==> try-harbor <==
// MazeRunner
module MazeRunner(clk,RST_n,SS_n,MOSI,MISO,SCLK,PWMR,PWML,
                  DIRR,DIRL,IR_EN,BMPL_n,BMPR_n,buzz,
				  buzz_n,RX,LED);
==> flow/config.mk <==
export PLATFORM = sky130hd
export DESIGN_NAME = MazeRunner
export DESIGN_NICKNAME = MazeRunner
export VERILOG_FILES = /design/flow/design.v
export SDC_FILE = /design/flow/constraint.sdc
export NUM_CORES = 4
export LEC_CHECK = 0
export CAP_MARGIN = 20
export CORE_MARGIN = 2
export CORE_UTILIZATION = 40
export GPL_ROUTABILITY_DRIVEN = 0
export SETUP_SLACK_MARGIN = -0.12
export SLEW_MARGIN = 20
==> flow/constraint.sdc <==
create_clock -name core_clock -period 10.0 [get_ports {clk}]
set_input_delay 2.0000 -clock core_clock [delete_from_list [all_inputs] [get_ports {clk}]]
set_output_delay 2.0000 -clock core_clock [all_outputs]
set_load 0.01 [all_outputs]
run.sh (not shown) runs the stock make flow with config.mk's settings and CLKGATE_MAP_FILE=.
==> inputs of try-willow, as changes to try-harbor <==
CORE_UTILIZATION = 72   (was 40)
CTS_CLUSTER_SIZE = 50   (was unset)
GPL_ROUTABILITY_DRIVEN = unset   (was 0)
PLACE_DENSITY = 0.64   (was unset)
SETUP_SLACK_MARGIN = -0.46   (was -0.12)
==> flow/constraint.sdc (replaced) <==
create_clock -name core_clock -period 4.6 [get_ports {clk}]
set_input_delay 0.9200 -clock core_clock [delete_from_list [all_inputs] [get_ports {clk}]]
set_output_delay 0.9200 -clock core_clock [all_outputs]
set_load 0.01 [all_outputs]
==> qor summary <==
item	try-harbor	try-willow
Total of fill cells in the finished design	5055	1295
Footprint of the multi-input gates	10800 sq um	11800 sq um
Pleak	10.3 nW	11.8 nW
Die Width	239 microns	179 microns
Setup slack on the worst flop-to-flop path	2.52 ns	-1.41 ns
Fraction of area in multi-input gates	0.442	0.432
Routing usage on met3	0.0217	0.0585
Critical path launch point type	input port	flip-flop
Floorplan row count	85	64
Clk_buf instances	63	55
Buffers and inverters on the worst path	4	8
Outcome	timing/DRC/antenna clean	failed layout checks
Reasons for failing layout checks	-	setup timing
Number of non-clock buffers	35	322
Clock network power	1.75 mW	3.56 mW

========
==> inputs of run a <==
MazeRunner again, from the RTL that the note above started with.
make LEC_CHECK=0 ABC_AREA=1 CAP_MARGIN=20 CORE_MARGIN=2 CORE_UTILIZATION=72 CTS_CLUSTER_SIZE=72 PLACE_DENSITY=0.37 SETUP_SLACK_MARGIN=0.52 SLEW_MARGIN=20 finish   # period 4.72 ns
==> run b (differences from run a) <==
ABC_AREA = default   (was 1)
CORE_UTILIZATION = 40   (was 72)
CTS_CLUSTER_SIZE = default   (was 72)
PLACE_DENSITY = 0.6   (was 0.37)
SETUP_SLACK_MARGIN = default   (was 0.52)
==> flow/constraint.sdc (replaced) <==
create_clock -name core_clock -period 10.0 [get_ports {clk}]
set_input_delay 2.0000 -clock core_clock [delete_from_list [all_inputs] [get_ports {clk}]]
set_output_delay 2.0000 -clock core_clock [all_outputs]
set_load 0.01 [all_outputs]
==> run c (differences from run a) <==
CTS_CLUSTER_SIZE = default   (was 72)
PLACE_DENSITY = 0.65   (was 0.37)
SETUP_SLACK_MARGIN = 0.01   (was 0.52)
==> impl_metrics.env <==
# source this file to load flow results
export IMPL_clkPwrFrac=0.465
export IMPL_critPathTopFamily="AND-OR/OR-AND gates"
export IMPL_cp_endpoint="iPID.D_term_flopped[14]"
export IMPL_setup_slack_ns=-1.12
export IMPL_synthMuxAreaShare=0.00146
export IMPL_finalSetupViolations=13
export IMPL_so_faults="setup timing"
export IMPL_status="complete, but fails checks"
# the run above: run c

==> impl_metrics.env <==
# source this file to load flow results
export IMPL_status="timing/DRC/antenna clean"
export IMPL_synthMuxAreaShare=0.0208
export IMPL_p_int_uw=2720
export IMPL_finalSetupViolations=0
export IMPL_clkPwrFrac=0.476
export IMPL_tightest_slew_ns=0.955
export IMPL_synthTopLogicFamily="simple AND/OR/NAND/NOR gates"
export IMPL_setup_slack_ns=2.25
export IMPL_top_layer_used="met4"
export IMPL_met1_length_mm=22.0
export IMPL_fin_area_um2=24400
export IMPL_worst_setup_path_type="in2out"
export IMPL_critPathTopFamily="buffers and inverters"
# the run above: run b

==> impl_metrics.env <==
# source this file to load flow results
export IMPL_status="complete, but fails checks"
export IMPL_so_faults="setup timing"
export IMPL_setup_slack_ns=-1.09
export IMPL_synthMuxAreaShare=0.00146
export IMPL_p_seq_uw=3690
export IMPL_clock_power_uw=3310
export IMPL_cp_endpoint="iPID.D_term_flopped[14]"
export IMPL_clkPwrFrac=0.464
export IMPL_crit_cells=35
export IMPL_finalSetupViolations=13
# the run above: run a


========
==> v2: inputs <==
Starting RTL as in the previous note.
make LEC_CHECK=0 ABC_AREA=1 CAP_MARGIN=20 CORE_MARGIN=2 CORE_UTILIZATION=70 CTS_CLUSTER_DIAMETER=27 PLACE_DENSITY=0.6 SETUP_SLACK_MARGIN=1.28 SLEW_MARGIN=20 finish   # period 5.27 ns
==> inputs of v30, as changes to v2 <==
Settings changed: ABC_AREA 1 to not set, CORE_UTILIZATION 70 to 20, CTS_CLUSTER_DIAMETER 27 to not set, SETUP_SLACK_MARGIN 1.28 to not set.
==> flow/constraint.sdc (replaced) <==
create_clock -name core_clock -period 10.1 [get_ports {clk}]
set_input_delay 2.0200 -clock core_clock [delete_from_list [all_inputs] [get_ports {clk}]]
set_output_delay 2.0200 -clock core_clock [all_outputs]
set_load 0.01 [all_outputs]
==> comparison <==
v2 produced a layout that fails on capacitance limit, setup timing. v30 finished with timing, DRC and antenna clean.
The total power of v2 is 2.7 times that of v30.
Between v30 and v2, the lower clock-buffer cell count is in v30 (gap 52).
Of v30 and v2, v30 has the higher sequential share of layout area (gap 6.0 points).
Register-to-register slack: v2 is worse than v30 (4.0 ns).
Clock power: v30 is lower than v2 (about 70%).

========
==> trial 30: inputs <==
Starting RTL as in the previous note.
Settings: LEC_CHECK=0, ABC_AREA=1, CAP_MARGIN=20, CORE_MARGIN=2, CORE_UTILIZATION=72, CTS_CLUSTER_SIZE=74, MAX_ROUTING_LAYER=met4, PLACE_DENSITY_LB_ADDON=0.19, SETUP_SLACK_MARGIN=1.39, SLEW_MARGIN=0; clock period 5.12 ns.
==> build 38 (differences from trial 30) <==
--- a/flow/config.mk
+++ b/flow/config.mk
@@ -9,8 +9,8 @@
 export CAP_MARGIN = 20
 export CORE_MARGIN = 2
 export CORE_UTILIZATION = 72
-export CTS_CLUSTER_SIZE = 74
-export MAX_ROUTING_LAYER = met4
-export PLACE_DENSITY_LB_ADDON = 0.19
-export SETUP_SLACK_MARGIN = 1.39
-export SLEW_MARGIN = 0
+export CTS_CLUSTER_DIAMETER = 389
+export CTS_CLUSTER_SIZE = 10
+export PLACE_DENSITY_LB_ADDON = 0.1
+export SETUP_SLACK_MARGIN = 1.88
+export SLEW_MARGIN = 20
==> flow/constraint.sdc (replaced) <==
create_clock -name core_clock -period 6.42 [get_ports {clk}]
set_input_delay 1.2840 -clock core_clock [delete_from_list [all_inputs] [get_ports {clk}]]
set_output_delay 1.2840 -clock core_clock [all_outputs]
set_load 0.01 [all_outputs]
==> trial 28 (differences from trial 30) <==
==> flow/config.mk (replaced) <==
export PLATFORM = sky130hd
export DESIGN_NAME = MazeRunner
export DESIGN_NICKNAME = MazeRunner
export VERILOG_FILES = /design/flow/design.v
export SDC_FILE = /design/flow/constraint.sdc
export NUM_CORES = 4
export LEC_CHECK = 0
export CAP_MARGIN = 20
export CORE_MARGIN = 2
export CORE_UTILIZATION = 40
export PLACE_DENSITY = 0.6
export SLEW_MARGIN = 20
==> flow/constraint.sdc (replaced) <==
create_clock -name core_clock -period 7.84 [get_ports {clk}]
set_input_delay 1.5680 -clock core_clock [delete_from_list [all_inputs] [get_ports {clk}]]
set_output_delay 1.5680 -clock core_clock [all_outputs]
set_load 0.01 [all_outputs]
==> results <==
quantity	trial 30	build 38	trial 28
Outcome	complete, but fails checks	complete, no violations	complete, no violations
Layout check failures	setup timing	-	-
Number of antenna violations at the first check in global routing	5	1	0
Cell repeated most along the worst path	sky130_fd_sc_hd__nand2_1	sky130_fd_sc_hd__nand2_1	sky130_fd_sc_hd__a21oi_1
Data required time of the critical path	4100 ps	5140 ps	8330 ps
Power in sequential cells	3.39 mW	2.71 mW	2.24 mW
Highest cell delay on the worst timing path	530 ps	520 ps	720 ps
Met3 Resource Use GR	0.0562	0.0424	0.0238
XOR/XNOR Area Share	0.0513	0.0513	0.0749
Routed wl met3	9290 µm	4690 µm	1830 µm
Total standard cell area after synthesis	0.0224 mm²	0.0224 mm²	0.0220 mm²
Synthesis-to-layout area growth	26.8%	20.3%	11.6%
Number of standard cells reported by yosys	2524	2524	2176
Average size of a mapped cell	8.86 µm²	8.86 µm²	10.1 µm²
Number of warnings in the stage logs	50	49	47
Area of all placed cells without fillers	0.0283 mm²	0.0269 mm²	0.0246 mm²
Share of total power in the clock network	0.471	0.463	0.489
Last element of the critical path	DIRR	DIRR	iPID.D_term_flopped[14]
DR vias/cell	6.59	6.07	5.30
Met2 WL	36200 µm	31100 µm	22100 µm
Grt met2 use	0.662	0.601	0.283
Cell Rows	64	64	85
CP startpoint	iPID.I_term_flopped[4]	iPID.I_term_flopped[6]	iINTF.line_present
Mux cell area share after synthesis	0.00146	0.00146	0.0208
Number of logic gates	1675	1675	1566
Ant. Diodes	5	2	0
Router iterations before antenna repair	22	6	7
Signal buffers share of area	0.0903	0.0658	0.0140

========
==> wip/fjord: inputs <==
MazeRunner again, from the RTL that the note above started with.
// MazeRunner
module MazeRunner(clk,RST_n,SS_n,MOSI,MISO,SCLK,PWMR,PWML,
                  DIRR,DIRL,IR_EN,BMPL_n,BMPR_n,buzz,
				  buzz_n,RX,LED);
  input clk;		 
  input RST_n;		 
  output SS_n;		 
  output MOSI;		 
  output SCLK;		 
  input MISO;		 
  output PWMR;		 
  output PWML;		 
  output DIRR;		 
  output DIRL;		 
  output IR_EN;		 
  input BMPL_n;		 
  input BMPR_n;		 
  output buzz;		 
  output buzz_n;
  input RX;			 
  output [7:0] LED;	 
  wire rst_n;		 
  wire send_resp;	 
  wire cmd_rdy;		 
  wire [15:0] cmd;	 
  wire clr_cmd_rdy;	 
  wire [11:0] IR_R0,IR_R1,IR_R2,IR_R3;
  wire [11:0] IR_L0,IR_L1,IR_L2,IR_L3;
  wire moving;
  wire IR_vld;					 
  wire line_present;		 
  wire err_vld;				 
  wire go;
  wire [15:0] err_raw;		 
  wire [15:0] err_opn_lp;	 
  wire [15:0] error;		 
  wire signed [11:0] lft_spd,rght_spd;
  wire bmp_raw;				 
  localparam FAST_SIM = 1;		 
  rst_synch iRST(.clk(clk),.RST_n(RST_n),.rst_n(rst_n));
  mtr_drv iDRV(.clk(clk), .rst_n(rst_n), .lft_duty(lft_spd), .rght_duty(rght_spd), .DIRL(DIRL), .DIRR(DIRR), .PWML(PWML), .PWMR(PWMR));
  IR_intf #(.FAST_SIM(FAST_SIM)) iINTF(.clk(clk), .rst_n(rst_n), .IR_R0(IR_R0), .IR_R1(IR_R1), .IR_R2(IR_R2), .IR_R3(IR_R3), .IR_L0(IR_L0), .IR_L1(IR_L1), .IR_L2(IR_L2), .IR_L3(IR_L3), .IR_en(IR_EN), .IR_vld(IR_vld), .line_present(line_present), .SS_n(SS_n), .SCLK(SCLK), .MOSI(MOSI), .MISO(MISO));
  err_compute iERR(.error(err_raw), .err_vld(err_vld), .IR_R0(IR_R0), .IR_L0(IR_L0), .IR_R1(IR_R1), .IR_L1(IR_L1), .IR_R2(IR_R2), .IR_L2(IR_L2), .IR_R3(IR_R3), .IR_L3(IR_L3), .IR_vld(IR_vld), .clk(clk), .rst_n(rst_n));
  cmd_proc #(FAST_SIM) iCMDPROC(.clk(clk), .rst_n(rst_n), .BMPL_n(BMPL_n), .BMPR_n(BMPR_n), .go(go), .err_opn_lp(err_opn_lp), .line_present(line_present), .buzz(buzz), .RX(RX));
  assign buzz_n = ~buzz;
  assign error = (line_present) ? err_raw : err_opn_lp;	 
  ...
clock: 6.24 ns
lec_check: 0
abc_area: 1
cap_margin: 20
cell_pad_in_sites_detail_placement: 0
core_margin: 2
core_utilization: 27
min_routing_layer: met2
place_density_lb_addon: 0.17
setup_slack_margin: 0.47
slew_margin: 15
==> wip/cedar: changes against wip/fjord <==
==> flow/config.mk (replaced) <==
export PLATFORM = sky130hd
export DESIGN_NAME = MazeRunner
export DESIGN_NICKNAME = MazeRunner
export VERILOG_FILES = /design/flow/design.v
export SDC_FILE = /design/flow/constraint.sdc
export NUM_CORES = 4
export LEC_CHECK = 0
export ABC_AREA = 1
export CAP_MARGIN = 20
export CORE_MARGIN = 2
export CORE_UTILIZATION = 72
export CTS_CLUSTER_SIZE = 74
export PLACE_DENSITY = 0.37
export SLEW_MARGIN = 20
==> flow/constraint.sdc (replaced) <==
create_clock -name core_clock -period 5.0 [get_ports {clk}]
set_input_delay 1.0000 -clock core_clock [delete_from_list [all_inputs] [get_ports {clk}]]
set_output_delay 1.0000 -clock core_clock [all_outputs]
set_load 0.01 [all_outputs]
==> results.py <==
# Generated from Yosys and OpenROAD reports
metrics = {
    "status": {
        "outcome": "complete, but fails checks",
        "violations": "setup timing",
    },
    "pwr": {
        "p_per_area_mw_per_mm2": 256,
        "p_seq_w": 0.00348,
        "pg_clk_w": 0.00328,
    },
    "placement": {
        "dp_slack_ps": -533,
    },
    "final_timing": {
        "setup_violations": 13,
        "fin_crit_sh_pct": 117,
        "fin_ws_ps": -871,
    },
    "layout": {
        "flop_area_mm2": 0.0104,
        "clock_area_share_pct": 5.41,
    },
}
-- figures above: wip/cedar

==> results.py <==
# Generated from Yosys and OpenROAD reports
metrics = {
    "status": {
        "outcome": "timing/DRC/antenna clean",
    },
    "placement": {
        "dp_cells": 3594,
        "dp_slack_ps": -82.5,
    },
    "layout": {
        "clock_area_share_pct": 6.43,
        "flop_area_mm2": 0.0104,
        "area_delta_synth_final_pct": 18.7,
    },
    "final_timing": {
        "fin_crit_sh_pct": 92.1,
        "fin_ws_ps": 493,
        "setup_violations": 0,
    },
    "pwr": {
        "pg_clk_w": 0.00302,
        "p_seq_w": 0.00278,
        "p_per_area_mw_per_mm2": 222,
        "total_power_w": 0.00589,
    },
    "synth": {
        "synth.top_cells.by_count": "463 x nand2_1, 376 x inv_1, 181 x dfrtp_1",
        "edf_count": 125,
    },
    "floorplanning": {
        "die_y_um": 292,
    },
    "global_route": {
        "antenna_found_initial": 0,
    },
    "routing": {
        "wl_met2_um": 29500,
    },
    "worst_setup_path": {
        "path_class": "reg2reg",
    },
}
-- figures above: wip/fjord


========
==> job 6614: inputs <==
MazeRunner again, from the RTL that the note above started with.
Settings: LEC_CHECK=0, ABC_AREA=0, CAP_MARGIN=15, CELL_PAD_IN_SITES_DETAIL_PLACEMENT=1, CORE_ASPECT_RATIO=0.72, CORE_MARGIN=4, CORE_UTILIZATION=23, MIN_ROUTING_LAYER=met1, PLACE_DENSITY_LB_ADDON=0.17, SETUP_SLACK_MARGIN=-0.24, SLEW_MARGIN=20; clock period 8.92 ns.
==> inputs of job 4196, as changes to job 6614 <==
==> flow/config.mk (replaced) <==
export PLATFORM = sky130hd
export DESIGN_NAME = MazeRunner
export DESIGN_NICKNAME = MazeRunner
export VERILOG_FILES = /design/flow/design.v
export SDC_FILE = /design/flow/constraint.sdc
export NUM_CORES = 4
export LEC_CHECK = 0
export ABC_AREA = 1
export CAP_MARGIN = 20
export CORE_MARGIN = 2
export CORE_UTILIZATION = 72
export PLACE_DENSITY_LB_ADDON = 0.19
export SLEW_MARGIN = 20
==> flow/constraint.sdc (replaced) <==
create_clock -name core_clock -period 5.12 [get_ports {clk}]
set_input_delay 1.0240 -clock core_clock [delete_from_list [all_inputs] [get_ports {clk}]]
set_output_delay 1.0240 -clock core_clock [all_outputs]
set_load 0.01 [all_outputs]
==> run_summary.xml <==
<?xml version="1.0" encoding="UTF-8"?>
<metrics>
  <group name="clock_network">
    <metric name="cts_made_buffers" unit="">42</metric>
  </group>
  <group name="floorplan">
    <metric name="tap_cells" unit="">396</metric>
  </group>
  <group name="power">
    <metric name="power.switching" unit="µW">1400</metric>
    <metric name="clk-power" unit="µW">3140</metric>
  </group>
  <group name="run_status">
    <metric name="failed_layout_checks" unit="">negative setup slack</metric>
    <metric name="outcome" unit="">finished with violations</metric>
  </group>
  <group name="synth">
    <metric name="xor_area_frac" unit="">0.0513</metric>
  </group>
  <group name="final_timing">
    <metric name="worst_slack" unit="ps">-883</metric>
    <metric name="timing.final.setup_violations" unit="">11</metric>
  </group>
</metrics>
[end of results for job 4196]
==> run_summary.xml <==
<?xml version="1.0" encoding="UTF-8"?>
<metrics>
  <group name="power">
    <metric name="clk-power" unit="µW">2110</metric>
    <metric name="power.switching" unit="µW">931</metric>
  </group>
  <group name="synth">
    <metric name="xor_area_frac" unit="">0.0749</metric>
  </group>
  <group name="clock_network">
    <metric name="cts_made_buffers" unit="">47</metric>
  </group>
  <group name="run_status">
    <metric name="outcome" unit="">timing/DRC/antenna clean</metric>
  </group>
</metrics>
[end of results for job 6614]
No activity file was given, so power comes from the tool's default toggle rates.
